== run A ==
// JAM
module JAM (
input CLK,
input RST,
output reg [2:0] W,
output reg [2:0] J,
input [6:0] Cost,
output [3:0] MatchCount,
output [9:0] MinCost,
output Valid );
==> flow/config.mk <==
export PLATFORM = sky130hd
export DESIGN_NAME = JAM
export DESIGN_NICKNAME = JAM
export VERILOG_FILES = /design/flow/design.v
export SDC_FILE = /design/flow/constraint.sdc
export NUM_CORES = 4
export LEC_CHECK = 0
export CAP_MARGIN = 20
export CELL_PAD_IN_SITES_GLOBAL_PLACEMENT = 1
export CORE_MARGIN = 5
export CORE_UTILIZATION = 26
export CTS_CLUSTER_DIAMETER = 386
export CTS_CLUSTER_SIZE = 44
export GPL_ROUTABILITY_DRIVEN = 1
export MAX_ROUTING_LAYER = met5
export PLACE_DENSITY = 0.95
export SLEW_MARGIN = 5
export TNS_END_PERCENT = 45
==> flow/constraint.sdc <==
create_clock -name core_clock -period 3.5 [get_ports {CLK}]
set_input_delay 0.7000 -clock core_clock [delete_from_list [all_inputs] [get_ports {CLK}]]
set_output_delay 0.7000 -clock core_clock [all_outputs]
set_load 0.01 [all_outputs]
run.sh (not shown) runs the stock make flow with config.mk's settings and CLKGATE_MAP_FILE=.
The layout from run A, despite a flow that completed every stage, fails the layout checks, with the failing checks listed as setup timing.
Inputs modified between run A and run B:
==> flow/config.mk <==
export PLATFORM = sky130hd
export DESIGN_NAME = JAM
export DESIGN_NICKNAME = JAM
export VERILOG_FILES = /design/flow/design.v
export SDC_FILE = /design/flow/constraint.sdc
export NUM_CORES = 4
export LEC_CHECK = 0
export CAP_MARGIN = 20
export CORE_MARGIN = 2
export CORE_UTILIZATION = 49
export SLEW_MARGIN = 20
==> flow/constraint.sdc <==
create_clock -name core_clock -period 3.82 [get_ports {CLK}]
set_input_delay 0.7640 -clock core_clock [delete_from_list [all_inputs] [get_ports {CLK}]]
set_output_delay 0.7640 -clock core_clock [all_outputs]
set_load 0.01 [all_outputs]
From run A to run B the numbers moved as follows: core area went down, total negative slack went up, per-cell via count in the routed design went up, worst setup slack went up.
Number of buffers inserted to repair setup after CTS, run A and run B: larger value in run B
Run B finished all stages; layout check result: FAIL, due to setup timing.
Portion of the clock cycle consumed by the worst path in the final layout delta for run B relative to run A: 19 points lower
Relative to run A, layout net count increased by 54 in run B.
Run B falls short of run A in clock tree skew after final layout.
Diff run A..run B | worst slack on hold paths | negligible
From run A to run B the numbers moved as follows: count of instances resized after the clock tree is built moved up; number of gates on the worst path with buffers counted moved up.
For run C, these inputs were changed with respect to run B:
--- a/flow/config.mk
+++ b/flow/config.mk
@@ -7,5 +7,10 @@
 export LEC_CHECK = 0
-export CAP_MARGIN = 20
+export ABC_AREA = 1
+export CAP_MARGIN = 15
+export CORE_ASPECT_RATIO = 0.5
 export CORE_MARGIN = 2
-export CORE_UTILIZATION = 49
+export CORE_UTILIZATION = 69
+export CTS_CLUSTER_DIAMETER = 354
+export CTS_CLUSTER_SIZE = 99
+export PLACE_DENSITY = 0.37
 export SLEW_MARGIN = 20
--- outcome ---
Taking run B as the reference, in run C area share of and/or/nand/nor cells after synthesis increased 5.9 points; final weighted congestion in routability-driven placement increased 0.22; multiplexer share of the synthesized area decreased 10 points; share of the synthesized netlist area taken by xor and xnor gates decreased 0.76 points; synthesized instance count increased 177.
Of run C and run B, it is run C that has the higher floorplan core density.
The remaining runs in run B and run C completed every stage, whereas run C halted early.
Looking at area fraction in full adders, half adders and majority gates, run C sits 1.2 points above run B.
Compared with run B, in run C number of synthesized register bits did not really move; aoi/oai-family share of the synthesized area dropped 2.5 points; netlist area before placement went down.
Setup changes, run C to run D
==> flow/config.mk <==
export PLATFORM = sky130hd
export DESIGN_NAME = JAM
export DESIGN_NICKNAME = JAM
export VERILOG_FILES = /design/flow/design.v
export SDC_FILE = /design/flow/constraint.sdc
export NUM_CORES = 4
export LEC_CHECK = 0
export CAP_MARGIN = 20
export CORE_MARGIN = 2
export CORE_UTILIZATION = 57
export SLEW_MARGIN = 20
==> flow/constraint.sdc <==
create_clock -name core_clock -period 3.67 [get_ports {CLK}]
set_input_delay 0.7340 -clock core_clock [delete_from_list [all_inputs] [get_ports {CLK}]]
set_output_delay 0.7340 -clock core_clock [all_outputs]
set_load 0.01 [all_outputs]
[summary]
Run D: complete, dirty (setup timing)
Per the comparison of run D with run C, total clock sinks flat; area inside the core boundary up about 37%; synthesized cell count down about 10%.
Run C -> run D: synthesized area increased by more than 10%
Deepest level of the CTS H-tree: run C vs run D identical
